`design/flow/constraint.sdc`:
```
create_clock -name core_clock -period 6.04 [get_ports {clk}]
set_input_delay 1.2080 -clock core_clock [delete_from_list [all_inputs] [get_ports {clk}]]
set_output_delay 1.2080 -clock core_clock [all_outputs]
set_load 0.01 [all_outputs]
```
`design/flow/run.sh`:
```
#!/bin/bash
# the make line also repeats each setting of config.mk as NAME=value (left out here)
make -C /OpenROAD-flow-scripts/flow DESIGN_CONFIG=/design/flow/config.mk WORK_HOME=/design/flow/orfs CLKGATE_MAP_FILE= finish
```
`design/flow/config.mk`:
```
export PLATFORM = sky130hd
export DESIGN_NAME = DataAggregator
export DESIGN_NICKNAME = DataAggregator
export VERILOG_FILES = /design/flow/design.v
export SDC_FILE = /design/flow/constraint.sdc
export NUM_CORES = 4
export LEC_CHECK = 0
export CAP_MARGIN = 20
export CORE_MARGIN = 2
export CORE_UTILIZATION = 58
export CTS_CLUSTER_DIAMETER = 344
export CTS_CLUSTER_SIZE = 28
export PLACE_DENSITY = 0.6
export SLEW_MARGIN = 20
export TNS_END_PERCENT = 5
```
`design/flow/design.v`:
```
module DataAggregator(
           clk, reset, bit1, bit2, bit3, bit4, read_index_yaxis, read_index_xaxis,
           out_data_yaxis, out_data_xaxis, finished
       );
localparam MODE_WAIT_START = 0;
localparam MODE_WAIT_CHANNEL = 1;
localparam MODE_WAIT_DATA = 2;
localparam MODE_ASSIGN_DATA = 3;
input clk, reset;
input bit1, bit2, bit3, bit4;  
input [6:0] read_index_yaxis, read_index_xaxis;
output [15:0] out_data_yaxis;  
output [15:0] out_data_xaxis;  
output finished;
reg [15:0] data_yaxis [0:127];
reg [15:0] data_xaxis [0:127];
reg [15:0] bit1_data_buffer, bit2_data_buffer, bit3_data_buffer, bit4_data_buffer;
reg [3:0] bit1_data_buffer_index, bit2_data_buffer_index, bit3_data_buffer_index, bit4_data_buffer_index;
reg [4:0] data_index_yaxis1, data_index_yaxis2, data_index_yaxis3, data_index_yaxis4;
reg [4:0] data_index_xaxis1, data_index_xaxis2, data_index_xaxis3, data_index_xaxis4;
reg data_yaxis1_valid, data_yaxis2_valid, data_yaxis3_valid, data_yaxis4_valid;
reg data_xaxis1_valid, data_xaxis2_valid, data_xaxis3_valid, data_xaxis4_valid;
reg channel_bit1, channel_bit2, channel_bit3, channel_bit4;
reg [1:0] mode_bit1, mode_bit2, mode_bit3, mode_bit4;
wire data_yaxis_valid, data_xaxis_valid;
integer i;
always @(posedge clk) begin
    if (reset) begin
        for (i = 0; i < 128; i = i + 1) begin
            data_yaxis[i] <= 0;
            data_xaxis[i] <= 0;
        end
        bit1_data_buffer <= 0;
        bit2_data_buffer <= 0;
        bit3_data_buffer <= 0;
        bit4_data_buffer <= 0;
        bit1_data_buffer_index <= 0;
        bit2_data_buffer_index <= 0;
        bit3_data_buffer_index <= 0;
        bit4_data_buffer_index <= 0;
        data_index_yaxis1 <= 31;
        data_index_yaxis2 <= 31;
        data_index_yaxis3 <= 31;
        data_index_yaxis4 <= 31;
        data_index_xaxis1 <= 31;
        data_index_xaxis2 <= 31;
        data_index_xaxis3 <= 31;
        data_index_xaxis4 <= 31;
        data_yaxis1_valid <= 0;
        data_yaxis2_valid <= 0;
        data_yaxis3_valid <= 0;
        data_yaxis4_valid <= 0;
        data_xaxis1_valid <= 0;
        data_xaxis2_valid <= 0;
        data_xaxis3_valid <= 0;
        data_xaxis4_valid <= 0;
        channel_bit1 <= 0;
        channel_bit2 <= 0;
        channel_bit3 <= 0;
        channel_bit4 <= 0;
        mode_bit1 <= MODE_WAIT_START;
        mode_bit2 <= MODE_WAIT_START;
        mode_bit3 <= MODE_WAIT_START;
        mode_bit4 <= MODE_WAIT_START;
    end else begin
        if (mode_bit1 == MODE_WAIT_START) begin
            if (bit1) begin
                mode_bit1 <= MODE_WAIT_CHANNEL;
            end
        end else if (mode_bit1 == MODE_WAIT_CHANNEL) begin
            channel_bit1 <= bit1;
            mode_bit1 <= MODE_WAIT_DATA;
            bit1_data_buffer_index <= 15;
        end else if (mode_bit1 == MODE_WAIT_DATA) begin
            bit1_data_buffer[bit1_data_buffer_index] <= bit1;
            if (bit1_data_buffer_index >= 1) begin
                bit1_data_buffer_index <= bit1_data_buffer_index - 1;
            end else begin
                mode_bit1 <= MODE_ASSIGN_DATA;
            end
        end else if (mode_bit1 == MODE_ASSIGN_DATA) begin
            mode_bit1 <= MODE_WAIT_START;
            if (channel_bit1 == 0) begin  
                data_yaxis[data_index_yaxis1] <= bit1_data_buffer;
                if (data_index_yaxis1 >= 1) begin
                    data_index_yaxis1 <= data_index_yaxis1 - 1;
                    data_yaxis1_valid <= 0;
                end else begin
                    data_index_yaxis1 <= 31;
                    data_yaxis1_valid <= 1;
                end
            end else begin  
                data_yaxis[32 + data_index_yaxis2] <= bit1_data_buffer;
                if (data_index_yaxis2 >= 1) begin
                    data_index_yaxis2 <= data_index_yaxis2 - 1;
                    data_yaxis2_valid <= 0;
                end else begin
                    data_index_yaxis2 <= 31;
                    data_yaxis2_valid <= 1;
                end
            end
        end
        if (mode_bit2 == MODE_WAIT_START) begin
            if (bit2) begin
                mode_bit2 <= MODE_WAIT_CHANNEL;
            end
        end else if (mode_bit2 == MODE_WAIT_CHANNEL) begin
            channel_bit2 <= bit2;
            mode_bit2 <= MODE_WAIT_DATA;
            bit2_data_buffer_index <= 15;
        end else if (mode_bit2 == MODE_WAIT_DATA) begin
            bit2_data_buffer[bit2_data_buffer_index] <= bit2;
            if (bit2_data_buffer_index >= 1) begin
                bit2_data_buffer_index <= bit2_data_buffer_index - 1;
            end else begin
                mode_bit2 <= MODE_ASSIGN_DATA;
            end
        end else if (mode_bit2 == MODE_ASSIGN_DATA) begin
            mode_bit2 <= MODE_WAIT_START;
            if (channel_bit2 == 0) begin  
                data_yaxis[64 + data_index_yaxis3] <= bit2_data_buffer;
                if (data_index_yaxis3 >= 1) begin
                    data_index_yaxis3 <= data_index_yaxis3 - 1;
                    data_yaxis3_valid <= 0;
                end else begin
                    data_index_yaxis3 <= 31;
                    data_yaxis3_valid <= 1;
                end
            end else begin  
                data_yaxis[96 + data_index_yaxis4] <= bit2_data_buffer;
                if (data_index_yaxis4 >= 1) begin
                    data_index_yaxis4 <= data_index_yaxis4 - 1;
                    data_yaxis4_valid <= 0;
                end else begin
                    data_index_yaxis4 <= 31;
                    data_yaxis4_valid <= 1;
                end
            end
        end
        if (mode_bit3 == MODE_WAIT_START) begin
            if (bit3) begin
                mode_bit3 <= MODE_WAIT_CHANNEL;
            end
        end else if (mode_bit3 == MODE_WAIT_CHANNEL) begin
            channel_bit3 <= bit3;
            mode_bit3 <= MODE_WAIT_DATA;
            bit3_data_buffer_index <= 15;
        end else if (mode_bit3 == MODE_WAIT_DATA) begin
            bit3_data_buffer[bit3_data_buffer_index] <= bit3;
            if (bit3_data_buffer_index >= 1) begin
                bit3_data_buffer_index <= bit3_data_buffer_index - 1;
            end else begin
                mode_bit3 <= MODE_ASSIGN_DATA;
            end
        end else if (mode_bit3 == MODE_ASSIGN_DATA) begin
            mode_bit3 <= MODE_WAIT_START;
            if (channel_bit3 == 0) begin  
                data_xaxis[data_index_xaxis1] <= bit3_data_buffer;
                if (data_index_xaxis1 >= 1) begin
                    data_index_xaxis1 <= data_index_xaxis1 - 1;
                    data_xaxis1_valid <= 0;
                end else begin
                    data_index_xaxis1 <= 31;
                    data_xaxis1_valid <= 1;
                end
            end else begin  
                data_xaxis[32 + data_index_xaxis2] <= bit3_data_buffer;
                if (data_index_xaxis2 >= 1) begin
                    data_index_xaxis2 <= data_index_xaxis2 - 1;
                    data_xaxis2_valid <= 0;
                end else begin
                    data_index_xaxis2 <= 31;
                    data_xaxis2_valid <= 1;
                end
            end
        end
        if (mode_bit4 == MODE_WAIT_START) begin
            if (bit4) begin
                mode_bit4 <= MODE_WAIT_CHANNEL;
            end
        end else if (mode_bit4 == MODE_WAIT_CHANNEL) begin
            channel_bit4 <= bit4;
            mode_bit4 <= MODE_WAIT_DATA;
            bit4_data_buffer_index <= 15;
        end else if (mode_bit4 == MODE_WAIT_DATA) begin
            bit4_data_buffer[bit4_data_buffer_index] <= bit4;
            if (bit4_data_buffer_index >= 1) begin
                bit4_data_buffer_index <= bit4_data_buffer_index - 1;
            end else begin
                mode_bit4 <= MODE_ASSIGN_DATA;
            end
        end else if (mode_bit4 == MODE_ASSIGN_DATA) begin
            mode_bit4 <= MODE_WAIT_START;
            if (channel_bit4 == 0) begin  
                data_xaxis[64 + data_index_xaxis3] <= bit4_data_buffer;
                if (data_index_xaxis3 >= 1) begin
                    data_index_xaxis3 <= data_index_xaxis3 - 1;
                    data_xaxis3_valid <= 0;
                end else begin
                    data_index_xaxis3 <= 31;
                    data_xaxis3_valid <= 1;
                end
            end else begin  
                data_xaxis[96 + data_index_xaxis4] <= bit4_data_buffer;
                if (data_index_xaxis4 >= 1) begin
                    data_index_xaxis4 <= data_index_xaxis4 - 1;
                    data_xaxis4_valid <= 0;
                end else begin
                    data_index_xaxis4 <= 31;
                    data_xaxis4_valid <= 1;
                end
            end
        end
    end
end
assign out_data_yaxis = data_yaxis[read_index_yaxis];
assign out_data_xaxis = data_xaxis[read_index_xaxis];
assign data_yaxis_valid = (data_yaxis1_valid && data_yaxis2_valid && data_yaxis3_valid && data_yaxis4_valid);
assign data_xaxis_valid = (data_xaxis1_valid && data_xaxis2_valid && data_xaxis3_valid && data_xaxis4_valid);
assign finished = (data_yaxis_valid && data_xaxis_valid);
endmodule
```
==> results.yml, run 1 <==
# physical design summary
outcome:
  outcome: "timing/DRC/antenna clean"
global_route:
  grt_pass1_vias: 103000
  antenna_found_initial: 50
  grt_pass1_wl_um: 750000
  grt_use_total: 0.309
  grt_overflow: 0
  grt_max_degree: 66
worst_setup_path:
  worstPathArrival_ns: 4.57
  cpLargestDelayFamily: "multiplexers"
  required_ns: 4.83
  cp_common_cell: "mux4_2"
  start_kind: "input pin"
  critPathLaunch: "read_index_xaxis[0]"
  cp_cell_sequence: "buf_8, buf_12, buf_12, mux4_2, mux4_2, mux4_2, mux2_2, clkdlybuf4s50_1"
  r2r_start: "mode_bit1[0]$_DFF_P_"
  ff2ff_setup_slack_ns: 2.08
  rr_endpoint: "data_yaxis[41][3]$_SDFFCE_PN0P_"
  path_buffers: 4
  slowest_stage: "mux4_2"
  crit_path_max_incr_delay_ns: 0.62
  critical_path_depth: 8
  worstSetupPathType: "input pin to output pin"
  r2r_cells: 5
  endpoint: "out_data_xaxis[4]"
  crit_path_end_kind: "output pin"
  crit_fanout: 26
sta:
  clock_skew_ns: 0.0364
  fin_setup_tns_ns: 0
  timing.fmax_mhz: 173
  hold_viol: 0
  setup_viol: 0
  rsz0062_at_grt: "false"
  drv_slew: 0
  timing.slew.headroom: 0.198
  worstMarginPinSlew_ns: 1.20
  period_needed_ns: 5.77
  whs_ns: 0.456
  fin_ws_ns: 0.266
  finalClockPeriodUsage: 0.956
synthesis:
  synth_warnings: 1
  synth_area_um2: 194000
  synth_flops: 4244
  ys_area_um2: 194000
  top_area_frac: 0.634
  yosysSeqAreaShare: 0.649
  syn-num-nets: 12200
  largest_area_cell: "edfxtp_1"
  ys_top_cells_by_count: "4097 x and2_1, 4096 x edfxtp_1, 1344 x mux4_2, 938 x clkbuf_1, 343 x nor2_1"
  mux_share: 0.160
  synth-xor-area-share: 0.00181
  synth_area_per_cell_um2: 16.0
  area_leaders: "edfxtp_1 63%, mux4_2 16%, and2_1 13%"
  edf_count: 4096
  synth_cells: 12100
  adder_share: 0.00251
  flop_cell: "edfxtp_1"
  synth.logic.top_family: "multiplexers"
  yosysMostFrequentCell: "and2_1"
  ys_sh_aoi: 0.00555
  synthArstFlopShare: 0
  simple_gate_area_frac: 0.158
  synth_cell_types: 65
  yosysCellCount: 12100
cells_and_area:
  final_area_um2: 206000
  utilization: 0.617
  nFillCells: 24200
  finalNetCount: 11800
  layoutNonFillerInstCount: 16200
  syn2layout_area_growth_pct: 5.94
drt:
  route.detailed.drc: 0
  routed_via_density: 6.37
  vias: 103000
  first_pass_iters: 5
  drtIter0Drc: 12600
  ant_nets: 0
  wirelength_um: 522000
  wire_per_inst_um: 32.1
pwr:
  p_seq_mw: 33.8
  p_leak_nw: 69.9
  pwr-share-seq: 0.638
  p_per_area_nw_per_um2: 258
  power_mw: 53.0
  p_clk_frac: 0.276
  ir_worst_vdd_uv: 267
  swShare: 0.227
  switchingPower_mw: 12.0
  power_leader: "sequential cells"
  pwr-share-comb: 0.086
  intPower_mw: 40.9
  pg_clk_mw: 14.6
  power_combinational_mw: 4.56
placed_design:
  placed_area_um2: 201000
  place.gp.congestion: 0.841
  post-dp-hpwl_um: 319000
  port-buffer-count: 52
  place_inst: 16000
  place_ws_ns: 0.264
min_path:
  worstHoldPathCells: 2
  hold_end: "mode_bit4[0]$_DFF_P_"
  hold_class: "flop to flop"
  hp-start: "mode_bit4[3]$_DFF_P_"
cts:
  cts.sinks: 4244
  clk_latency_ns: 0.94
  cts.reportedPaths.clkPinSlew_ns: 0.10
  cts_buffer_depth: 4
  ctsResizeCount: 0
  cts_setup_buffers: 0
  cts-root-buf: "clkbuf_16"
  htree_levels: 4
  tritoncts: "built"
  cts_buffers: 173
  cts_hold_buf: 0
floorplan:
  num_rows: 212
  coreArea_um2: 333000
  fp-utilization: 0.583
  io_pins: 53
  die_w_um: 582
  die_h_um: 582
  die_area_um2: 339000
run:
  log.warning_count: 56
  drv_cap: 0
per-layer routing:
| layer | share of wire | GRT usage |
|---|---|---|
| met1 | 0.42 | 0.469 |
| met2 | 0.47 | 0.477 |
| met3 | 0.095 | 0.0571 |
| met4 | 0.020 | 0.0578 |
| met5 | 0.000063 | 0 |
cell type report:
class	count	area (um^2)	share of cell area
Clock inverter	4	42.5	0.000207
Tap cell	4387	5490	0.0267
Antenna cell	7	17.5	0.0000852
Clock buffer	272	4830	0.0235
Sequential cell	4244	126000	0.613
Multi-Input combinational cell	6730	63700	0.310
Timing Repair Buffer	566	5320	0.0259
Inverter	38	143	0.000694
==> run 2: changes to the inputs <==
ABC_AREA = 0   (was default)
CAP_MARGIN = 30   (was 20)
CELL_PAD_IN_SITES_DETAIL_PLACEMENT = 2   (was default)
CORE_UTILIZATION = 36   (was 58)
CTS_CLUSTER_DIAMETER = 182   (was 344)
CTS_CLUSTER_SIZE = default   (was 28)
GPL_ROUTABILITY_DRIVEN = 1   (was default)
PLACE_DENSITY = default   (was 0.6)
PLACE_DENSITY_LB_ADDON = 0.24   (was default)
SETUP_SLACK_MARGIN = 1.68   (was default)
TNS_END_PERCENT = 90   (was 5)
clock period = 12.6 ns   (was 6.04 ns; I/O delays follow)
==> run 2 against run 1 <==
  * Worst hold slack improved by 0.0054 ns
  * First-iteration DRC count decreased by 13%
  * Sequential power decreased by 52%
  * Critical path type unchanged
  * Synthesized cell count unchanged
  * Combinational power decreased by 52%
==> results.yml, run 2 <==
# physical design summary
synthesis:
  mux_share: 0.160
  ys_top_cells_by_count: "4097 x and2_1, 4096 x edfxtp_1, 1344 x mux4_2, 938 x clkbuf_1, 343 x nor2_1"
  edf_count: 4096
  yosysCellCount: 12100
  largest_area_cell: "edfxtp_1"
  top_area_frac: 0.634
  yosysMostFrequentCell: "and2_1"
  synth_cell_types: 65
  synth_warnings: 1
  flop_cell: "edfxtp_1"
  synth.logic.top_family: "multiplexers"
  ys_sh_aoi: 0.00555
  ys_area_um2: 194000
  synth-xor-area-share: 0.00181
  yosysSeqAreaShare: 0.649
  synth_area_per_cell_um2: 16.0
  syn-num-nets: 12200
  synth_flops: 4244
  synth_area_um2: 194000
  adder_share: 0.00251
  synthArstFlopShare: 0
  synth_cells: 12100
  simple_gate_area_frac: 0.158
  area_leaders: "edfxtp_1 63%, mux4_2 16%, and2_1 13%"
pwr:
  power_combinational_mw: 2.20
  ir_worst_vdd_uv: 116
  pg_clk_mw: 13.2
  p_per_area_nw_per_um2: 146
  power_mw: 31.7
  p_clk_frac: 0.417
  intPower_mw: 24.3
  p_seq_mw: 16.3
  power_leader: "sequential cells"
  p_leak_nw: 73.7
  pwr-share-comb: 0.069
  pwr-share-seq: 0.513
  switchingPower_mw: 7.37
  swShare: 0.233
placed_design:
  place.gp.congestion: 0.788
  port-buffer-count: 52
  place_ws_ns: 3.31
  place_inst: 18600
  placed_area_um2: 203000
  post-dp-hpwl_um: 373000
floorplan:
  io_pins: 53
  coreArea_um2: 537000
  die_h_um: 738
  fp-utilization: 0.362
  die_area_um2: 545000
  die_w_um: 738
  num_rows: 269
cts:
  cts.reportedPaths.clkPinSlew_ns: 0.06
  htree_levels: 5
  clk_latency_ns: 1.06
  cts-root-buf: "clkbuf_16"
  ctsResizeCount: 0
  cts_buffer_depth: 4
  cts_hold_buf: 0
  cts_setup_buffers: 0
  cts_buffers: 444
  tritoncts: "built"
  cts.sinks: 4244
drt:
  wirelength_um: 636000
  route.detailed.drc: 0
  wire_per_inst_um: 32.7
  vias: 109000
  first_pass_iters: 5
  routed_via_density: 5.61
  ant_nets: 0
  drtIter0Drc: 11000
global_route:
  grt_pass1_vias: 120000
  antenna_found_initial: 54
  grt_max_degree: 122
  grt_use_total: 0.230
  grt_overflow: 0
  grt_pass1_wl_um: 906000
worst_setup_path:
  required_ns: 10.08
  critical_path_depth: 7
  r2r_cells: 5
  worstPathArrival_ns: 6.75
  endpoint: "out_data_xaxis[8]"
  crit_path_end_kind: "output pin"
  path_buffers: 3
  critPathLaunch: "read_index_xaxis[0]"
  crit_path_max_incr_delay_ns: 0.65
  slowest_stage: "mux4_2"
  cpLargestDelayFamily: "multiplexers"
  ff2ff_setup_slack_ns: 8.34
  cp_cell_sequence: "buf_8, buf_12, mux4_2, mux4_2, mux4_2, mux2_2, clkdlybuf4s50_1"
  r2r_start: "mode_bit1[0]$_DFF_P_"
  cp_common_cell: "mux4_2"
  crit_fanout: 76
  worstSetupPathType: "input pin to output pin"
  rr_endpoint: "data_yaxis[32][14]$_SDFFCE_PN0P_"
  start_kind: "input pin"
min_path:
  worstHoldPathCells: 2
  hold_class: "flop to flop"
  hp-start: "bit3_data_buffer[4]$_SDFFE_PP0P_"
  hold_end: "bit3_data_buffer[4]$_SDFFE_PP0P_"
sta:
  timing.slew.headroom: 0.251
  rsz0062_at_grt: "false"
  fin_ws_ns: 3.33
  timing.fmax_mhz: 108
  finalClockPeriodUsage: 0.735
  fin_setup_tns_ns: 0
  period_needed_ns: 9.27
  whs_ns: 0.461
  worstMarginPinSlew_ns: 1.12
  clock_skew_ns: 0.0591
  hold_viol: 0
  drv_slew: 0
  setup_viol: 0
cells_and_area:
  utilization: 0.405
  final_area_um2: 217000
  finalNetCount: 11900
  syn2layout_area_growth_pct: 12.0
  layoutNonFillerInstCount: 19500
run:
  log.warning_count: 70
  drv_cap: 0
outcome:
  outcome: "timing/DRC/antenna clean"
[run 2: final cells by class]
| type | count | area, um^2 |
|---|---|---|
| well taps | 7181 | 8980 |
| clock inverters | 258 | 2480 |
| diodes | 15 | 37.5 |
| fillers | 51000 | 319000 |
| inverters | 38 | 143 |
| repair buffers | 427 | 4020 |
| multi-input cells | 6730 | 63900 |
| flip-flops and latches | 4244 | 126000 |
| clock buffers | 557 | 11700 |
[run 2: layer usage]
layer  wire [um]  vias up  GRT usage  part of all wire
li1            -    44200          -                 -
met1      259000    59800      0.304              0.41
met2      321000     4007      0.398              0.50
met3       37100      956     0.0283             0.058
met4       18800       14     0.0649             0.030
met5          96        -          0           0.00015
==> run 3: changes to the inputs <==
ABC_AREA = default   (was 0)
CAP_MARGIN = 20   (was 30)
CELL_PAD_IN_SITES_DETAIL_PLACEMENT = default   (was 2)
CELL_PAD_IN_SITES_GLOBAL_PLACEMENT = 1   (was default)
CORE_MARGIN = 10   (was 2)
CORE_UTILIZATION = 40   (was 36)
CTS_CLUSTER_DIAMETER = default   (was 182)
CTS_CLUSTER_SIZE = 97   (was default)
GPL_ROUTABILITY_DRIVEN = 0   (was 1)
GPL_TIMING_DRIVEN = 0   (was default)
HOLD_SLACK_MARGIN = 0.23   (was default)
MAX_ROUTING_LAYER = met5   (was default)
PLACE_DENSITY_LB_ADDON = 0.28   (was 0.24)
SETUP_SLACK_MARGIN = default   (was 1.68)
SLEW_MARGIN = 25   (was 20)
TNS_END_PERCENT = default   (was 90)
clock period = 9.87 ns   (was 12.6 ns; I/O delays follow)
==> run 3 against run 2 <==
  * Via count rose by 5.1%
  * Critical path depth rose by 1
  * Critical endpoint is now out_data_xaxis[5]
  * Clock-buffer cell count rose by 7
  * Largest cell class unchanged
  * Register-to-register slack got worse by 2.7 ns
  * Worst hold slack got worse by 0.0094 ns
  * First-iteration DRC count rose by 56%
  * Clock power rose by 31%
==> results.yml, run 3 <==
# physical design summary
pwr:
  intPower_mw: 31.5
  p_seq_mw: 20.7
  pwr-share-seq: 0.504
  p_clk_frac: 0.421
  pwr-share-comb: 0.075
  swShare: 0.232
  p_per_area_nw_per_um2: 187
  switchingPower_mw: 9.52
  power_leader: "sequential cells"
  p_leak_nw: 74.5
  power_mw: 41.1
  power_combinational_mw: 3.09
  pg_clk_mw: 17.3
  ir_worst_vdd_uv: 169
sta:
  timing.slew.headroom: 0.186
  rsz0062_at_grt: "false"
  finalClockPeriodUsage: 0.888
  drv_slew: 0
  worstMarginPinSlew_ns: 1.22
  setup_viol: 0
  hold_viol: 0
  fin_ws_ns: 1.10
  fin_setup_tns_ns: 0
  clock_skew_ns: 0.0510
  period_needed_ns: 8.77
  timing.fmax_mhz: 114
outcome:
  outcome: "timing/DRC/antenna clean"
synthesis:
  adder_share: 0.00251
  ys_top_cells_by_count: "4097 x and2_1, 4096 x edfxtp_1, 1344 x mux4_2, 938 x clkbuf_1, 343 x nor2_1"
  synth_flops: 4244
  yosysSeqAreaShare: 0.649
  yosysMostFrequentCell: "and2_1"
  synth.logic.top_family: "multiplexers"
  ys_area_um2: 194000
  synth-xor-area-share: 0.00181
  flop_cell: "edfxtp_1"
  largest_area_cell: "edfxtp_1"
  simple_gate_area_frac: 0.158
  edf_count: 4096
  top_area_frac: 0.634
  synth_cells: 12100
  synth_cell_types: 65
  mux_share: 0.160
  synth_area_per_cell_um2: 16.0
  ys_sh_aoi: 0.00555
  yosysCellCount: 12100
  synthArstFlopShare: 0
  synth_area_um2: 194000
  syn-num-nets: 12200
  synth_warnings: 1
  area_leaders: "edfxtp_1 63%, mux4_2 16%, and2_1 13%"
worst_setup_path:
  crit_path_max_incr_delay_ns: 0.88
  path_buffers: 4
  required_ns: 7.90
  ff2ff_setup_slack_ns: 5.68
  critical_path_depth: 8
  crit_path_end_kind: "output pin"
  r2r_start: "mode_bit1[1]$_DFF_P_"
  r2r_cells: 6
  cp_common_cell: "mux4_2"
  start_kind: "input pin"
  worstPathArrival_ns: 6.80
  endpoint: "out_data_xaxis[5]"
  cp_cell_sequence: "clkbuf_1, clkbuf_2, clkbuf_1, mux4_2, mux4_2, mux4_2, mux2_2, clkdlybuf4s50_1"
  crit_fanout: 10
  slowest_stage: "clkbuf_1"
  rr_endpoint: "data_yaxis[19][10]$_SDFFCE_PN0P_"
  cpLargestDelayFamily: "buffers and inverters"
  critPathLaunch: "read_index_xaxis[2]"
  worstSetupPathType: "input pin to output pin"
placed_design:
  place_inst: 18600
  port-buffer-count: 39
  post-dp-hpwl_um: 491000
  place_ws_ns: 1.18
drt:
  vias: 115000
  routed_via_density: 5.84
  wire_per_inst_um: 34.2
  drtIter0Drc: 17100
  route.detailed.drc: 0
  first_pass_iters: 6
  wirelength_um: 670000
  ant_nets: 0
run:
  drv_cap: 0
  log.warning_count: 54
global_route:
  grt_pass1_wl_um: 912000
  antenna_found_initial: 159
  grt_overflow: 0
  grt_max_degree: 17
  grt_use_total: 0.255
  grt_pass1_vias: 113000
min_path:
  hold_class: "flop to flop"
  hp-start: "mode_bit4[3]$_DFF_P_"
  worstHoldPathCells: 2
  hold_end: "mode_bit4[0]$_DFF_P_"
cts:
  cts-root-buf: "clkbuf_16"
  clk_latency_ns: 1.05
  cts.reportedPaths.clkPinSlew_ns: 0.06
  htree_levels: 5
  cts_setup_buffers: 0
  cts.sinks: 4244
  ctsResizeCount: 0
  cts_buffer_depth: 4
  cts_hold_buf: 0
  tritoncts: "built"
  cts_buffers: 449
floorplan:
  die_area_um2: 513000
  coreArea_um2: 483000
  num_rows: 255
  die_w_um: 717
  die_h_um: 717
  fp-utilization: 0.402
  io_pins: 53
cells_and_area:
  finalNetCount: 12700
  syn2layout_area_growth_pct: 13.2
  layoutNonFillerInstCount: 19600
[run 3: stage by stage]
step | utilization | hold slack, ns | cell area (um^2)
after detailed placement | 0.424 | 0.443 | 205000
after CTS | 0.454 | 0.456 | 219000
after global routing | 0.454 | 0.473 | 219000
final | 0.455 | 0.452 | 220000
after floorplan | - | 0.408 | 194000
after global placement | 0.419 | 0.432 | 202000
[run 3: final cells by class]
class,count,area [um^2]
plain buffers,1101,4540
multi-input cells,6730,63900
clock inverters,270,2740
repair buffers,108,2010
clock buffers,564,12000
well taps,6425,8040
inverters,38,143
diodes,124,310
fillers,41700,263000
flip-flops and latches,4244,126000
[run 3: layer usage]
layer,global-route usage,vias to the layer above,share of wire
met5,0,-,0.00030
met1,0.358,60800,0.40
met3,0.0634,1060,0.11
met4,0.0914,32,0.039
li1,-,46100,-
met2,0.386,6620,0.45
==> run 4: changes to the inputs <==
CELL_PAD_IN_SITES_GLOBAL_PLACEMENT = default   (was 1)
CORE_MARGIN = 2   (was 10)
CORE_UTILIZATION = 65   (was 40)
CTS_CLUSTER_SIZE = default   (was 97)
GPL_ROUTABILITY_DRIVEN = default   (was 0)
GPL_TIMING_DRIVEN = default   (was 0)
HOLD_SLACK_MARGIN = default   (was 0.23)
MAX_ROUTING_LAYER = met4   (was met5)
PLACE_DENSITY = 0.6   (was default)
PLACE_DENSITY_LB_ADDON = default   (was 0.28)
SETUP_SLACK_MARGIN = 1.23   (was default)
SLEW_MARGIN = 20   (was 25)
TNS_END_PERCENT = 5   (was default)
clock period = 7.39 ns   (was 9.87 ns; I/O delays follow)
==> run 4 against run 3 <==
  * Synthesized cell count unchanged
  * Clock-buffer cell count down 34
  * Clock skew down 0.024 ns
  * Critical endpoint is now out_data_xaxis[0]
  * Highest routed layer is now met4
  * Sequential power up 34%
  * Critical path type unchanged
  * Power up 28%
  * Worst hold slack worse by 0.0050 ns
  * Final cell count down 17%
==> results.yml, run 4 <==
# physical design summary
sta:
  rsz0062_at_grt: "true"
  fin_setup_tns_ns: 0
  finalClockPeriodUsage: 0.844
  setup_viol: 0
  period_needed_ns: 6.24
  worstMarginPinSlew_ns: 1.20
  timing.fmax_mhz: 160
  clock_skew_ns: 0.0272
  hold_viol: 0
  drv_slew: 0
  timing.slew.headroom: 0.200
drt:
  wirelength_um: 522000
  route.detailed.drc: 0
  first_pass_iters: 6
  routed_via_density: 6.59
  ant_nets: 0
  wire_per_inst_um: 32.1
  drtIter0Drc: 14900
  vias: 107000
floorplan:
  coreArea_um2: 297000
  io_pins: 53
  fp-utilization: 0.653
  die_h_um: 550
  num_rows: 200
  die_area_um2: 303000
  die_w_um: 550
cts:
  clk_latency_ns: 0.96
  cts-root-buf: "clkbuf_16"
  cts_buffer_depth: 4
  htree_levels: 5
  cts.sinks: 4244
  cts_buffers: 428
  cts_hold_buf: 0
  tritoncts: "built"
  cts.reportedPaths.clkPinSlew_ns: 0.06
worst_setup_path:
  critical_path_depth: 9
  rr_endpoint: "data_xaxis[101][4]$_SDFFCE_PN0P_"
  crit_fanout: 30
  r2r_start: "mode_bit4[2]$_DFF_P_"
  cp_cell_sequence: "buf_16, buf_16, buf_12, buf_12, mux4_2, mux4_2, mux4_2, mux2_2, clkdlybuf4s50_1"
  path_buffers: 5
  endpoint: "out_data_xaxis[0]"
  cp_common_cell: "mux4_2"
  crit_path_max_incr_delay_ns: 0.63
  worstSetupPathType: "input pin to output pin"
  required_ns: 5.91
  r2r_cells: 5
  cpLargestDelayFamily: "multiplexers"
  start_kind: "input pin"
  ff2ff_setup_slack_ns: 3.09
  worstPathArrival_ns: 4.76
  crit_path_end_kind: "output pin"
  slowest_stage: "mux4_2"
  critPathLaunch: "read_index_xaxis[2]"
global_route:
  antenna_found_initial: 35
  grt_pass1_wl_um: 752000
  grt_overflow: 0
  grt_pass1_vias: 107000
  grt_max_degree: 66
  grt_use_total: 0.360
run:
  log.warning_count: 59
  drv_cap: 0
synthesis:
  synth_area_um2: 194000
  yosysSeqAreaShare: 0.649
  flop_cell: "edfxtp_1"
  area_leaders: "edfxtp_1 63%, mux4_2 16%, and2_1 13%"
  syn-num-nets: 12200
  mux_share: 0.160
  yosysCellCount: 12100
  ys_top_cells_by_count: "4097 x and2_1, 4096 x edfxtp_1, 1344 x mux4_2, 938 x clkbuf_1, 343 x nor2_1"
  ys_area_um2: 194000
  synthArstFlopShare: 0
  ys_sh_aoi: 0.00555
  synth.logic.top_family: "multiplexers"
  synth_cells: 12100
  synth_flops: 4244
  synth_area_per_cell_um2: 16.0
  top_area_frac: 0.634
  synth-xor-area-share: 0.00181
  adder_share: 0.00251
  simple_gate_area_frac: 0.158
  edf_count: 4096
  largest_area_cell: "edfxtp_1"
  synth_cell_types: 65
  yosysMostFrequentCell: "and2_1"
  synth_warnings: 1
pwr:
  swShare: 0.221
  pwr-share-comb: 0.071
  ir_worst_vdd_uv: 225
  p_leak_nw: 73.9
  p_seq_mw: 27.7
  power_leader: "sequential cells"
  power_combinational_mw: 3.74
  pwr-share-seq: 0.525
  switchingPower_mw: 11.7
  p_per_area_nw_per_um2: 247
  intPower_mw: 41.0
  power_mw: 52.7
  pg_clk_mw: 21.3
  p_clk_frac: 0.404
placed_design:
  place.gp.congestion: 0.857
  post-dp-hpwl_um: 307000
  port-buffer-count: 52
min_path:
  hold_class: "flop to flop"
  hp-start: "mode_bit4[3]$_DFF_P_"
  hold_end: "mode_bit4[0]$_DFF_P_"
  worstHoldPathCells: 2
cells_and_area:
  utilization: 0.719
  finalNetCount: 12000
  syn2layout_area_growth_pct: 10.1
outcome:
  outcome: "timing/DRC/antenna clean"
## run 4: final cells by class
cell class	count	area, um^2
Antenna cell	15	37.5
Clock buffer	530	11300
Clock inverter	249	2160
Fill cell	18500	83400
Inverter	38	143
Multi-Input combinational cell	6730	63900
Sequential cell	4244	126000
Tap cell	3939	4930
Timing Repair Buffer	483	5070
## run 4: metal layers
| layer | global-route usage | up-vias | part of all wire |
|---|---|---|---|
| li1 | - | 44300 | - |
| met1 | 0.517 | 56000 | 0.39 |
| met2 | 0.537 | 5774 | 0.47 |
| met3 | 0.0737 | 821 | 0.11 |
| met4 | 0.0926 | 0 | 0.027 |
| met5 | - | - | 0 |
## run 4: repair_timing
| action | 4_1_cts | 5_1_grt |
|---|---|---|
| gates resized | 41 | 12 |
| endpoints found under the hold margin | 0 | 0 |
| gates cloned | 15 | 0 |
| setup buffers | 11 | 1 |
| setup endpoints to repair | 32 | 32 |
## run 4: through the flow
stage | std cells | setup slack (ns) | area [um^2] | hold slack [ns]
finish | 16200 | 1.15 | 214000 | 0.447
global route | 16200 | 1.17 | 214000 | 0.494
CTS | 16200 | 1.19 | 213000 | 0.452
detailed placement | 15400 | 0.832 | 199000 | 0.435
global placement | 15400 | 0.815 | 199000 | 0.417
floorplan | 12100 | 2.02 | 194000 | 0.408
==> run 5: changes to the inputs <==
CAP_MARGIN = 40   (was 20)
CORE_UTILIZATION = 72   (was 65)
CTS_CLUSTER_SIZE = 70   (was default)
MAX_ROUTING_LAYER = default   (was met4)
PLACE_DENSITY = default   (was 0.6)
PLACE_DENSITY_LB_ADDON = 0.0   (was default)
SETUP_SLACK_MARGIN = 0.03   (was 1.23)
TNS_END_PERCENT = default   (was 5)
clock period = 4.47 ns   (was 7.39 ns; I/O delays follow)
==> run 5 against run 4 <==
  * The layout now fails its checks (negative setup slack)
  * Final cell count down 0.36%
  * Flip-flop count unchanged
  * First-iteration DRC count up 3.6%
  * Register-to-register slack worse by 2.2 ns
  * Setup slack worse by 1.4 ns
  * Clock skew up 0.00085 ns
  * Die size down 9.7%
  * Non-clock buffer count up 341
  * Wire length down 1.6%
  * Critical path depth unchanged
  * Largest cell class unchanged
  * Highest routed layer is now met5
==> results.yml, run 5 <==
# physical design summary
global_route:
  busiest_layer: "met2"
  grt_pass1_vias: 109000
  grtUsageMet2: 0.572
  antenna_found_initial: 53
  grt_max_degree: 108
  met3_usage: 0.101
  use_met1: 0.552
  grt_use_total: 0.378
  grt_overflow: 0
  grt_pass1_wl_um: 744000
cts:
  cts.sinks: 4244
  tritoncts: "built"
  clk_latency_ns: 0.96
  cts_buffers: 415
  htree_levels: 5
  cts_buffer_depth: 4
  cts_hold_buf: 0
  cts-root-buf: "clkbuf_16"
  cts.reportedPaths.clkPinSlew_ns: 0.06
synthesis:
  synth_area_per_cell_um2: 16.0
  synth-xor-area-share: 0.00181
  synth_warnings: 1
  edf_count: 4096
  synth_cell_types: 65
  ys_sh_aoi: 0.00555
  area_leaders: "edfxtp_1 63%, mux4_2 16%, and2_1 13%"
  yosysSeqAreaShare: 0.649
  simple_gate_area_frac: 0.158
  synth.logic.top_family: "multiplexers"
  synth_area_um2: 194000
  yosysCellCount: 12100
  largest_area_cell: "edfxtp_1"
  syn-num-nets: 12200
  top_area_frac: 0.634
  flop_cell: "edfxtp_1"
  synthArstFlopShare: 0
  adder_share: 0.00251
  ys_area_um2: 194000
  mux_share: 0.160
  synth_cells: 12100
  synth_flops: 4244
  yosysMostFrequentCell: "and2_1"
  ys_top_cells_by_count: "4097 x and2_1, 4096 x edfxtp_1, 1344 x mux4_2, 938 x clkbuf_1, 343 x nor2_1"
sta:
  hold_viol: 0
  timing.slew.headroom: 0.398
  finalClockPeriodUsage: 1.06
  fin_setup_tns_ns: -6.69
  rsz0062_at_grt: "true"
  drv_slew: 0
  period_needed_ns: 4.74
  clock_skew_ns: 0.0280
  fin_ws_ns: -0.268
  setup_viol: 32
  whs_ns: 0.457
  timing.fmax_mhz: 211
  worstMarginPinSlew_ns: 0.902
drt:
  routed_via_density: 6.81
  drtIter0Drc: 15500
  vias: 110000
  wire_per_inst_um: 31.7
  ant_nets: 0
  first_pass_iters: 6
  route.detailed.drc: 0
  wirelength_um: 513000
min_path:
  hp-start: "mode_bit1[3]$_DFF_P_"
  hold_end: "mode_bit1[0]$_DFF_P_"
  worstHoldPathCells: 2
  hold_class: "flop to flop"
worst_setup_path:
  critical_path_depth: 9
  r2r_start: "mode_bit4[2]$_DFF_P_"
  crit_path_max_incr_delay_ns: 0.65
  crit_fanout: 7
  start_kind: "input pin"
  cp_cell_sequence: "buf_16, buf_16, buf_12, buf_16, mux4_2, mux4_2, mux4_2, mux2_4, buf_6"
  worstPathArrival_ns: 3.84
  worstSetupPathType: "input pin to output pin"
  endpoint: "out_data_yaxis[7]"
  rr_endpoint: "data_xaxis[82][10]$_SDFFCE_PN0P_"
  slowest_stage: "mux4_2"
  r2r_cells: 7
  crit_path_end_kind: "output pin"
  required_ns: 3.58
  ff2ff_setup_slack_ns: 0.88
  path_buffers: 5
  cpLargestDelayFamily: "multiplexers"
  critPathLaunch: "read_index_yaxis[0]"
pwr:
  pg_clk_mw: 35.1
  pwr-share-seq: 0.523
  switchingPower_mw: 19.3
  p_leak_nw: 76.3
  p_clk_frac: 0.401
  swShare: 0.220
  intPower_mw: 68.2
  p_seq_mw: 45.8
  ir_worst_vdd_uv: 361
  power_leader: "sequential cells"
  p_per_area_nw_per_um2: 403
  power_mw: 87.5
  pwr-share-comb: 0.076
  power_combinational_mw: 6.61
placed_design:
  place.gp.congestion: 0.885
  port-buffer-count: 52
  post-dp-hpwl_um: 316000
  place_ws_ns: -0.577
run:
  log.warning_count: 60
  drv_cap: 0
cells_and_area:
  utilization: 0.810
  nFillCells: 13200
  finalNetCount: 12300
  syn2layout_area_growth_pct: 11.9
floorplan:
  num_rows: 190
  coreArea_um2: 268000
  die_w_um: 523
  die_area_um2: 274000
  fp-utilization: 0.724
  io_pins: 53
  die_h_um: 523
outcome:
  outcome: "finished with violations"
  violations: "negative setup slack"
[run 5: layout make-up]
cell class              count  area (um^2)  share of cell area
repair buffers            824         9240              0.0425
inverters                  38          143            0.000657
well taps                3552         4440              0.0205
flip-flops and latches   4244       126000               0.580
clock inverters           231         2060             0.00948
diodes                     10         25.0            0.000115
multi-input cells        6730        63800               0.294
clock buffers             541        11400              0.0525
[run 5: metrics by stage]
stage                     std cells  instance area (um^2)
final                         16200                217000
after global routing          16200                217000
after CTS                     16100                217000
after detailed placement      15200                201000
after global placement        15200                201000
after floorplan               12100                194000
[run 5: routing by layer]
metal / up-vias / wire (um)
met3: 1050 / 70000
met2: 7529 / 239000
met1: 56500 / 185000
met4: 32 / 18200
li1: 45000 / -
met5: - / 270
[run 5: what timing repair did]
| action | in CTS | in global routing |
|---|---|---|
| pin swaps | 0 | 0 |
| setup buffers | 107 | 19 |
| endpoints found under the setup margin | 32 | 32 |
| hold endpoints to repair | 0 | 0 |
| gates cloned | 20 | 12 |
| resized | 300 | 66 |
==> run 6: changes to the inputs <==
ABC_AREA = 1   (was default)
CAP_MARGIN = 20   (was 40)
CELL_PAD_IN_SITES_GLOBAL_PLACEMENT = 0   (was default)
CORE_ASPECT_RATIO = 1.16   (was default)
CORE_UTILIZATION = 47   (was 72)
CTS_CLUSTER_DIAMETER = 50   (was default)
CTS_CLUSTER_SIZE = default   (was 70)
GPL_TIMING_DRIVEN = 1   (was default)
PLACE_DENSITY = 0.6   (was default)
PLACE_DENSITY_LB_ADDON = default   (was 0.0)
clock period = 10.0 ns   (was 4.47 ns; I/O delays follow)
==> run 6 against run 5 <==
  * Critical endpoint is now out_data_yaxis[15]
  * Now clean on timing, DRC and antenna
  * Clock power fell by about 50%
  * First-iteration DRC count rose by 9.4%
  * Die size rose by 51%
==> results.yml, run 6 <==
# physical design summary
cts:
  tritoncts: "built"
  htree_levels: 5
  cts_buffer_depth: 4
  cts.reportedPaths.clkPinSlew_ns: 0.06
  cts.sinks: 4244
  cts-root-buf: "clkbuf_16"
  ctsResizeCount: 0
  cts_setup_buffers: 0
  cts_buffers: 461
  clk_latency_ns: 1.07
  cts_hold_buf: 0
synthesis:
  synth_cell_types: 45
  edf_count: 4096
  synth.logic.top_family: "simple AND/OR/NAND/NOR gates"
  synth_area_per_cell_um2: 9.77
  yosysMostFrequentCell: "nand2_1"
  largest_area_cell: "edfxtp_1"
  flop_cell: "edfxtp_1"
  top_area_frac: 0.642
  syn-num-nets: 19700
  yosysSeqAreaShare: 0.658
  synth_warnings: 1
  synthArstFlopShare: 0
  area_leaders: "edfxtp_1 64%, nand3_1 11%, nand2_1 9.1%"
  synth_area_um2: 191000
  ys_sh_aoi: 0.00669
  synth_cells: 19600
  adder_share: 0.00255
  yosysCellCount: 19600
  ys_area_um2: 191000
  simple_gate_area_frac: 0.295
  ys_top_cells_by_count: "4618 x nand2_1, 4205 x nor2_1, 4131 x nand3_1, 4096 x edfxtp_1, 1245 x clkbuf_1"
  synth-xor-area-share: 0.000640
  synth_flops: 4244
  mux_share: 0
min_path:
  worstHoldPathCells: 2
  hp-start: "mode_bit2[1]$_DFF_P_"
  hold_class: "flop to flop"
  hold_end: "mode_bit2[3]$_DFF_P_"
sta:
  timing.slew.headroom: 0.163
  timing.fmax_mhz: 125
  finalClockPeriodUsage: 0.802
  drv_slew: 0
  whs_ns: 0.428
  period_needed_ns: 8.02
  hold_viol: 0
  worstMarginPinSlew_ns: 1.25
  rsz0062_at_grt: "false"
  clock_skew_ns: 0.0955
  setup_viol: 0
  fin_setup_tns_ns: 0
drt:
  routed_via_density: 5.79
  first_pass_iters: 6
  route.detailed.drc: 0
  ant_nets: 0
  vias: 142000
  drtIter0Drc: 16900
  wirelength_um: 597000
  wire_per_inst_um: 24.4
cells_and_area:
  nFillCells: 36300
  finalNetCount: 18800
  syn2layout_area_growth_pct: 9.65
worst_setup_path:
  worstSetupPathType: "input pin to output pin"
  r2r_cells: 10
  crit_path_max_incr_delay_ns: 0.58
  r2r_start: "mode_bit2[3]$_DFF_P_"
  cp_common_cell: "nand3_1"
  required_ns: 8.00
  cpLargestDelayFamily: "buffers and inverters"
  cp_cell_sequence: "buf_8, inv_8, buf_4, nand2_1, nand3_1, nand3_1, nand3_1, nand3_1, nand3_1, nand3_1, nand2_1, clkdlybuf4s50_1"
  crit_path_end_kind: "output pin"
  path_buffers: 4
  critPathLaunch: "read_index_yaxis[0]"
  endpoint: "out_data_yaxis[15]"
  crit_fanout: 111
  slowest_stage: "clkdlybuf4s50_1"
  rr_endpoint: "data_yaxis[75][3]$_SDFFCE_PN0P_"
  worstPathArrival_ns: 6.02
  start_kind: "input pin"
  ff2ff_setup_slack_ns: 5.25
  critical_path_depth: 12
placed_design:
  port-buffer-count: 52
  post-dp-hpwl_um: 344000
  place.gp.congestion: 0.908
pwr:
  intPower_mw: 30.9
  p_clk_frac: 0.430
  ir_worst_vdd_uv: 165
  p_per_area_nw_per_um2: 193
  pwr-share-comb: 0.067
  power_leader: "sequential cells"
  swShare: 0.238
  p_leak_nw: 71.7
  pwr-share-seq: 0.504
  pg_clk_mw: 17.4
  p_seq_mw: 20.4
  switchingPower_mw: 9.63
  power_combinational_mw: 2.71
floorplan:
  die_h_um: 691
  io_pins: 53
  coreArea_um2: 406000
  die_area_um2: 413000
  die_w_um: 597
  fp-utilization: 0.472
  num_rows: 252
global_route:
  grt_pass1_wl_um: 880000
  grt_pass1_vias: 133000
  grtUsageMet2: 0.458
  grt_max_degree: 166
  antenna_found_initial: 7
  grt_overflow: 0
  grt_use_total: 0.282
  met3_usage: 0.0371
  busiest_layer: "met2"
  use_met1: 0.380
run:
  drv_cap: 0
  log.warning_count: 109
outcome:
  outcome: "timing/DRC/antenna clean"
run 6: cell type report:
| class | instances | area [um^2] | area share |
|---|---|---|---|
| Sequential cell | 4244 | 126000 | 0.600 |
| Multi-Input combinational cell | 13500 | 58300 | 0.278 |
| Clock buffer | 564 | 12200 | 0.0583 |
| Tap cell | 5334 | 6670 | 0.0318 |
| Clock inverter | 286 | 3040 | 0.0145 |
| Timing Repair Buffer | 273 | 2720 | 0.0130 |
| Inverter | 218 | 956 | 0.00455 |
| Antenna cell | 10 | 25.0 | 0.000119 |
run 6: stage by stage:
step           cells  total power, mW  setup slack (ns)   util  area (um^2)
4_1_cts        24500             40.6              2.10  0.517       210000
2_1_floorplan  19600             22.3              4.34      -       191000
3_3_place_gp   23600             23.4              2.08  0.480       195000
6_report       24500             40.5              1.98  0.517       210000
5_1_grt        24500             41.6              1.92  0.517       210000
3_5_place_dp   23600             23.5              2.12  0.480       195000
run 6: per-layer routing:
metal / share of wire / vias to the layer above / wire length [um]
li1: - / 64700 / -
met1: 0.39 / 69300 / 234000
met2: 0.48 / 6498 / 285000
met3: 0.081 / 1140 / 48500
met4: 0.048 / 2 / 28600
met5: 0.000023 / - / 14
==> run 7: changes to the inputs <==
ABC_AREA = default   (was 1)
CELL_PAD_IN_SITES_GLOBAL_PLACEMENT = default   (was 0)
CORE_ASPECT_RATIO = default   (was 1.16)
CORE_UTILIZATION = 45   (was 47)
CTS_CLUSTER_DIAMETER = default   (was 50)
GPL_TIMING_DRIVEN = default   (was 1)
SETUP_SLACK_MARGIN = default   (was 0.03)
==> run 7 against run 6 <==
  * Flip-flop count unchanged
  * Critical path depth is 4 lower
  * Global-route usage is 2.9 points lower
  * Register-to-register slack improved by 0.34 ns
  * Wire length fell by 7.3%
  * Critical path type unchanged
==> results.yml, run 7 <==
# physical design summary
outcome:
  outcome: "timing/DRC/antenna clean"
pwr:
  intPower_mw: 30.6
  pwr-share-seq: 0.516
  p_leak_nw: 73.9
  switchingPower_mw: 9.04
  power_combinational_mw: 2.76
  pwr-share-comb: 0.070
  p_seq_mw: 20.4
  power_leader: "sequential cells"
  ir_worst_vdd_uv: 168
  swShare: 0.228
  pg_clk_mw: 16.4
  p_per_area_nw_per_um2: 184
  p_clk_frac: 0.414
synthesis:
  edf_count: 4096
  synth_area_um2: 194000
  synthArstFlopShare: 0
  top_area_frac: 0.634
  syn-num-nets: 12200
  synth_cell_types: 65
  synth_area_per_cell_um2: 16.0
  area_leaders: "edfxtp_1 63%, mux4_2 16%, and2_1 13%"
  ys_top_cells_by_count: "4097 x and2_1, 4096 x edfxtp_1, 1344 x mux4_2, 938 x clkbuf_1, 343 x nor2_1"
  synth_flops: 4244
  mux_share: 0.160
  ys_sh_aoi: 0.00555
  synth_cells: 12100
  synth.logic.top_family: "multiplexers"
  simple_gate_area_frac: 0.158
  yosysMostFrequentCell: "and2_1"
  synth-xor-area-share: 0.00181
  yosysCellCount: 12100
  synth_warnings: 1
  largest_area_cell: "edfxtp_1"
  yosysSeqAreaShare: 0.649
  adder_share: 0.00251
  ys_area_um2: 194000
  flop_cell: "edfxtp_1"
floorplan:
  fp-utilization: 0.451
  die_h_um: 661
  num_rows: 241
  coreArea_um2: 430000
  die_w_um: 661
  io_pins: 53
  die_area_um2: 437000
drt:
  wire_per_inst_um: 30.6
  routed_via_density: 5.81
  wirelength_um: 553000
  vias: 105000
  route.detailed.drc: 0
  drtIter0Drc: 10900
  ant_nets: 0
  first_pass_iters: 6
sta:
  worstMarginPinSlew_ns: 1.18
  finalClockPeriodUsage: 0.799
  whs_ns: 0.464
  fin_setup_tns_ns: 0
  hold_viol: 0
  period_needed_ns: 7.99
  timing.slew.headroom: 0.210
  drv_slew: 0
  clock_skew_ns: 0.0833
  setup_viol: 0
  timing.fmax_mhz: 125
  rsz0062_at_grt: "false"
worst_setup_path:
  critPathLaunch: "read_index_yaxis[2]"
  crit_path_end_kind: "output pin"
  critical_path_depth: 8
  crit_path_max_incr_delay_ns: 0.60
  required_ns: 8.00
  cp_common_cell: "mux4_2"
  rr_endpoint: "data_yaxis[94][2]$_SDFFCE_PN0P_"
  cp_cell_sequence: "buf_8, buf_4, buf_4, mux4_2, mux4_2, mux4_2, mux2_2, clkdlybuf4s50_1"
  r2r_cells: 5
  endpoint: "out_data_yaxis[14]"
  worstSetupPathType: "input pin to output pin"
  start_kind: "input pin"
  slowest_stage: "mux4_2"
  crit_fanout: 68
  cpLargestDelayFamily: "multiplexers"
  path_buffers: 4
  r2r_start: "mode_bit2[2]$_DFF_P_"
  ff2ff_setup_slack_ns: 5.59
  worstPathArrival_ns: 5.99
min_path:
  hp-start: "mode_bit3[3]$_DFF_P_"
  hold_class: "flop to flop"
  worstHoldPathCells: 2
  hold_end: "mode_bit3[0]$_DFF_P_"
cts:
  cts.sinks: 4244
  cts_setup_buffers: 0
  ctsResizeCount: 0
  cts_hold_buf: 0
  cts_buffer_depth: 4
  cts.reportedPaths.clkPinSlew_ns: 0.06
  clk_latency_ns: 1.02
  tritoncts: "built"
  cts-root-buf: "clkbuf_16"
  cts_buffers: 454
  htree_levels: 5
cells_and_area:
  syn2layout_area_growth_pct: 11.1
  nFillCells: 35400
  final-comb-area_um2: 63900
  finalNetCount: 12000
  seq_area_um2: 126000
placed_design:
  place.gp.congestion: 0.814
  port-buffer-count: 52
  post-dp-hpwl_um: 334000
global_route:
  grt_pass1_vias: 108000
  grt_overflow: 0
  grt_use_total: 0.252
  grt_max_degree: 86
  grt_pass1_wl_um: 791000
  antenna_found_initial: 43
run:
  log.warning_count: 54
  drv_cap: 0
==> run 7: through the flow <==
stage | instances | setup slack, ns | power (mW) | util | area [um^2]
after detailed placement | 17200 | 2.01 | 23.6 | 0.468 | 201000
after global placement | 17200 | 2.03 | 23.5 | 0.468 | 201000
after global routing | 18000 | 1.96 | 40.6 | 0.501 | 216000
final | 18000 | 2.01 | 39.6 | 0.501 | 216000
after floorplan | 12100 | 3.59 | 22.3 | - | 194000
after CTS | 18000 | 2.01 | 39.8 | 0.501 | 215000
==> run 7: metal layers <==
layer | GRT usage | share of wire | vias up
met4 | 0.0915 | 0.040 | 18
met1 | 0.336 | 0.39 | 55100
met5 | 0 | 0.00022 | -
met2 | 0.425 | 0.50 | 4356
met3 | 0.0360 | 0.073 | 948
li1 | - | - | 44400
==> run 7: area by class of cell <==
cell class	instances	share of cell area
Multi-Input combinational cell	6730	0.296
Clock buffer	536	0.0546
Sequential cell	4244	0.585
Antenna cell	38	0.000441
Tap cell	5710	0.0331
Timing Repair Buffer	459	0.0186
Clock inverter	294	0.0118
Inverter	38	0.000661
==> run 8: changes to the inputs <==
CELL_PAD_IN_SITES_GLOBAL_PLACEMENT = 0   (was default)
CORE_ASPECT_RATIO = 1.3   (was default)
CORE_UTILIZATION = 26   (was 45)
GPL_ROUTABILITY_DRIVEN = 1   (was default)
HOLD_SLACK_MARGIN = -0.03   (was default)
PLACE_DENSITY = default   (was 0.6)
PLACE_DENSITY_LB_ADDON = 0.12   (was default)
SETUP_SLACK_MARGIN = -0.41   (was default)
clock period = 6.86 ns   (was 10.0 ns; I/O delays follow)
==> run 8 against run 7 <==
  * Worst hold slack worse by 0.0062 ns
  * Sequential share of layout area down 1.8 points
  * First-iteration DRC count down 30%
  * Still clean on timing, DRC and antenna
  * Non-clock buffer count up 108
  * Sequential power up 46%
  * Design area up 3.2%
  * Power up 49%
  * Clock power up 52%
  * Critical path depth up 1
  * Flip-flop count unchanged
  * Synthesized area unchanged
  * Via count down 1.8%
==> results.yml, run 8 <==
# physical design summary
worst_setup_path:
  rr_endpoint: "data_xaxis[22][1]$_SDFFCE_PN0P_"
  crit_fanout: 30
  endpoint: "out_data_xaxis[2]"
  crit_path_max_incr_delay_ns: 0.59
  worstSetupPathType: "input pin to output pin"
  required_ns: 5.49
  critPathLaunch: "read_index_xaxis[0]"
  slowest_stage: "mux4_2"
  critical_path_depth: 9
  worstPathArrival_ns: 5.10
  r2r_cells: 7
  r2r_start: "mode_bit3[2]$_DFF_P_"
  cp_common_cell: "mux4_2"
  ff2ff_setup_slack_ns: 2.83
  cpLargestDelayFamily: "multiplexers"
  crit_path_end_kind: "output pin"
  start_kind: "input pin"
  cp_cell_sequence: "buf_8, buf_12, buf_4, buf_4, mux4_2, mux4_2, mux4_2, mux2_2, clkdlybuf4s50_1"
  path_buffers: 5
pwr:
  pwr-share-comb: 0.072
  intPower_mw: 45.1
  ir_worst_vdd_uv: 217
  power_leader: "sequential cells"
  p_clk_frac: 0.423
  swShare: 0.237
  power_combinational_mw: 4.27
  pwr-share-seq: 0.505
  pg_clk_mw: 25.0
  power_mw: 59.0
  p_per_area_nw_per_um2: 265
  p_seq_mw: 29.8
  p_leak_nw: 74.8
  switchingPower_mw: 14.0
synthesis:
  synth-xor-area-share: 0.00181
  mux_share: 0.160
  synth_flops: 4244
  edf_count: 4096
  synth_cell_types: 65
  ys_top_cells_by_count: "4097 x and2_1, 4096 x edfxtp_1, 1344 x mux4_2, 938 x clkbuf_1, 343 x nor2_1"
  ys_sh_aoi: 0.00555
  adder_share: 0.00251
  largest_area_cell: "edfxtp_1"
  synth_area_um2: 194000
  syn-num-nets: 12200
  synthArstFlopShare: 0
  top_area_frac: 0.634
  simple_gate_area_frac: 0.158
  synth_area_per_cell_um2: 16.0
  yosysCellCount: 12100
  area_leaders: "edfxtp_1 63%, mux4_2 16%, and2_1 13%"
  yosysSeqAreaShare: 0.649
  ys_area_um2: 194000
  synth_cells: 12100
  yosysMostFrequentCell: "and2_1"
  synth_warnings: 1
  synth.logic.top_family: "multiplexers"
  flop_cell: "edfxtp_1"
min_path:
  hold_end: "mode_bit3[0]$_DFF_P_"
  hold_class: "flop to flop"
  hp-start: "mode_bit3[3]$_DFF_P_"
  worstHoldPathCells: 2
sta:
  fin_ws_ns: 0.387
  drv_slew: 0
  finalClockPeriodUsage: 0.944
  rsz0062_at_grt: "false"
  setup_viol: 0
  timing.fmax_mhz: 154
  worstMarginPinSlew_ns: 1.04
  fin_setup_tns_ns: 0
  timing.slew.headroom: 0.292
  hold_viol: 0
  clock_skew_ns: 0.113
  period_needed_ns: 6.47
placed_design:
  port-buffer-count: 52
  place_ws_ns: 0.317
  place.gp.congestion: 0.759
  post-dp-hpwl_um: 419000
  place_inst: 21400
drt:
  ant_nets: 0
  drtIter0Drc: 7651
  routed_via_density: 4.62
  wire_per_inst_um: 29.6
  route.detailed.drc: 0
  wirelength_um: 660000
  first_pass_iters: 6
  vias: 103000
cts:
  cts.reportedPaths.clkPinSlew_ns: 0.06
  cts.sinks: 4244
  cts_setup_buffers: 0
  tritoncts: "built"
  clk_latency_ns: 1.01
  cts_hold_buf: 0
  ctsResizeCount: 0
  cts_buffer_depth: 4
  cts-root-buf: "clkbuf_16"
  cts_buffers: 474
  htree_levels: 5
floorplan:
  die_h_um: 989
  die_area_um2: 753000
  coreArea_um2: 743000
  fp-utilization: 0.261
  die_w_um: 762
  num_rows: 361
  io_pins: 53
global_route:
  grt_overflow: 0
  grt_use_total: 0.172
  antenna_found_initial: 66
  grt_pass1_vias: 110000
  grt_pass1_wl_um: 916000
  grt_max_degree: 66
cells_and_area:
  utilization: 0.299
  syn2layout_area_growth_pct: 14.7
  layoutNonFillerInstCount: 22300
  finalNetCount: 12100
  nFillCells: 73200
outcome:
  outcome: "timing/DRC/antenna clean"
run:
  drv_cap: 0
  log.warning_count: 54
## run 8: cell type report
class                      count  area (um^2)  share of cell area
multi-input combinational   6730        63900               0.287
antenna                       24         60.1            0.000270
clock inverter               279         2370              0.0107
sequential                  4244       126000               0.566
clock buffer                 590        12400              0.0557
tap                         9801        12300              0.0551
inverter                      38          143            0.000641
timing repair buffer         567         5380              0.0242
## run 8: metal layers
metal	global-route usage	share of wire	routed length (um)	up-vias
met5	0	0.000052	34	-
li1	-	-	-	44600
met1	0.206	0.39	260000	55300
met3	0.0179	0.034	22500	747
met4	0.0399	0.025	16600	6
met2	0.327	0.55	360000	2202
## run 8: per-stage QoR
| stage | hold slack (ns) | cell area (um^2) |
|---|---|---|
| 6_report | 0.458 | 223000 |
| 5_1_grt | 0.494 | 223000 |
| 4_1_cts | 0.468 | 223000 |
| 3_5_place_dp | 0.453 | 208000 |
| 3_3_place_gp | 0.427 | 208000 |
| 2_1_floorplan | 0.408 | 194000 |
==> run 9: changes to the inputs <==
ABC_AREA = 0   (was default)
CELL_PAD_IN_SITES_GLOBAL_PLACEMENT = default   (was 0)
CORE_ASPECT_RATIO = default   (was 1.3)
CORE_UTILIZATION = 51   (was 26)
CTS_CLUSTER_DIAMETER = 206   (was default)
GPL_ROUTABILITY_DRIVEN = default   (was 1)
GPL_TIMING_DRIVEN = 0   (was default)
HOLD_SLACK_MARGIN = default   (was -0.03)
MAX_ROUTING_LAYER = met4   (was default)
PLACE_DENSITY_LB_ADDON = 0.22   (was 0.12)
SETUP_SLACK_MARGIN = default   (was -0.41)
SLEW_MARGIN = 40   (was 20)
clock period = 10.4 ns   (was 6.86 ns; I/O delays follow)
==> run 9 against run 8 <==
  * Still clean
  * Sequential power decreased by 34%
  * Wire length shrank 2.1%
  * Utilization is 28 points higher
  * Clock-buffer cell count down 50
  * First-iteration DRC count up 140%
  * Power fell by 35%
  * Flip-flop count unchanged
  * Design area down 2.2%
  * Critical endpoint is now out_data_yaxis[10]
  * Largest power group unchanged
==> results.yml, run 9 <==
# physical design summary
cts:
  clk_latency_ns: 1.02
  tritoncts: "built"
  cts_hold_buf: 0
  htree_levels: 5
  cts.sinks: 4244
  cts_buffer_depth: 4
  cts-root-buf: "clkbuf_16"
  cts_buffers: 441
  cts.reportedPaths.clkPinSlew_ns: 0.06
  cts_setup_buffers: 0
  ctsResizeCount: 0
global_route:
  grt_max_degree: 17
  antenna_found_initial: 158
  grt_use_total: 0.343
  grt_overflow: 0
  grt_pass1_wl_um: 879000
  grt_pass1_vias: 112000
synthesis:
  flop_cell: "edfxtp_1"
  adder_share: 0.00251
  ys_area_um2: 194000
  yosysMostFrequentCell: "and2_1"
  simple_gate_area_frac: 0.158
  synthArstFlopShare: 0
  top_area_frac: 0.634
  ys_top_cells_by_count: "4097 x and2_1, 4096 x edfxtp_1, 1344 x mux4_2, 938 x clkbuf_1, 343 x nor2_1"
  synth_area_um2: 194000
  ys_sh_aoi: 0.00555
  yosysSeqAreaShare: 0.649
  synth_cell_types: 65
  area_leaders: "edfxtp_1 63%, mux4_2 16%, and2_1 13%"
  syn-num-nets: 12200
  synth_warnings: 1
  synth-xor-area-share: 0.00181
  synth_flops: 4244
  yosysCellCount: 12100
  synth_area_per_cell_um2: 16.0
  mux_share: 0.160
  synth.logic.top_family: "multiplexers"
  synth_cells: 12100
  largest_area_cell: "edfxtp_1"
  edf_count: 4096
placed_design:
  place_inst: 17200
  place.gp.congestion: 0.985
  post-dp-hpwl_um: 469000
  port-buffer-count: 39
  placed_area_um2: 203000
  place_ws_ns: 1.85
pwr:
  pwr-share-seq: 0.510
  pg_clk_mw: 15.9
  ir_worst_vdd_uv: 153
  power_combinational_mw: 2.93
  swShare: 0.233
  p_per_area_nw_per_um2: 177
  intPower_mw: 29.5
  p_seq_mw: 19.7
  power_mw: 38.5
  pwr-share-comb: 0.076
  power_leader: "sequential cells"
  switchingPower_mw: 8.98
  p_clk_frac: 0.413
  p_leak_nw: 74.6
worst_setup_path:
  critical_path_depth: 8
  rr_endpoint: "data_xaxis[88][8]$_SDFFCE_PN0P_"
  r2r_start: "mode_bit4[1]$_DFF_P_"
  required_ns: 8.32
  ff2ff_setup_slack_ns: 6.50
  crit_path_end_kind: "output pin"
  start_kind: "input pin"
  slowest_stage: "buf_2"
  worstPathArrival_ns: 6.69
  path_buffers: 4
  endpoint: "out_data_yaxis[10]"
  crit_fanout: 10
  cpLargestDelayFamily: "multiplexers"
  r2r_cells: 5
  cp_common_cell: "mux4_2"
  worstSetupPathType: "input pin to output pin"
  critPathLaunch: "read_index_yaxis[0]"
  cp_cell_sequence: "buf_4, buf_2, buf_2, mux4_2, mux4_2, mux4_2, mux2_2, clkdlybuf4s50_1"
  crit_path_max_incr_delay_ns: 0.73
drt:
  route.detailed.drc: 0
  wirelength_um: 646000
  routed_via_density: 6.36
  wire_per_inst_um: 35.5
  vias: 116000
  drtIter0Drc: 18500
  highest_layer: "met4"
  wl_met1_um: 240000
  ant_nets: 0
  routed-wl-met2_um: 283000
  first_pass_iters: 6
  wl_met3_um: 91300
floorplan:
  fp-utilization: 0.512
  die_w_um: 621
  die_h_um: 621
  num_rows: 226
  die_area_um2: 385000
  coreArea_um2: 379000
  io_pins: 53
cells_and_area:
  utilization: 0.574
  finalNetCount: 12700
  nFillCells: 28900
  final_area_um2: 218000
  syn2layout_area_growth_pct: 12.2
  layoutNonFillerInstCount: 18200
run:
  log.warning_count: 54
  drv_cap: 0
min_path:
  hold_end: "data_xaxis2_valid$_SDFFE_PP0P_"
  worstHoldPathCells: 2
  hp-start: "data_xaxis2_valid$_SDFFE_PP0P_"
  hold_class: "flop to flop"
sta:
  finalClockPeriodUsage: 0.843
  period_needed_ns: 8.77
  setup_viol: 0
  whs_ns: 0.471
  timing.fmax_mhz: 114
  fin_setup_tns_ns: 0
  fin_ws_ns: 1.63
  hold_viol: 0
  timing.slew.headroom: 0.335
  clock_skew_ns: 0.0560
  worstMarginPinSlew_ns: 0.994
  drv_slew: 0
  rsz0062_at_grt: "false"
outcome:
  outcome: "timing/DRC/antenna clean"
## run 9: routing by layer
layer,GRT usage,vias to the layer above
li1,-,46100
met1,0.464,60300
met2,0.484,8101
met3,0.103,1304
met4,0.148,0
met5,-,-
## run 9: final cells by class
cell class,instances,area (um^2),share of cell area
inverter,38,143,0.000655
clock buffer,540,11600,0.0534
tap,5016,6280,0.0288
sequential,4244,126000,0.579
antenna,138,345,0.00159
multi-input combinational,6730,64000,0.294
clock inverter,280,2650,0.0122
buffer,1101,4710,0.0216
timing repair buffer,116,1980,0.00910
No activity file was given, so power comes from the tool's default toggle rates.
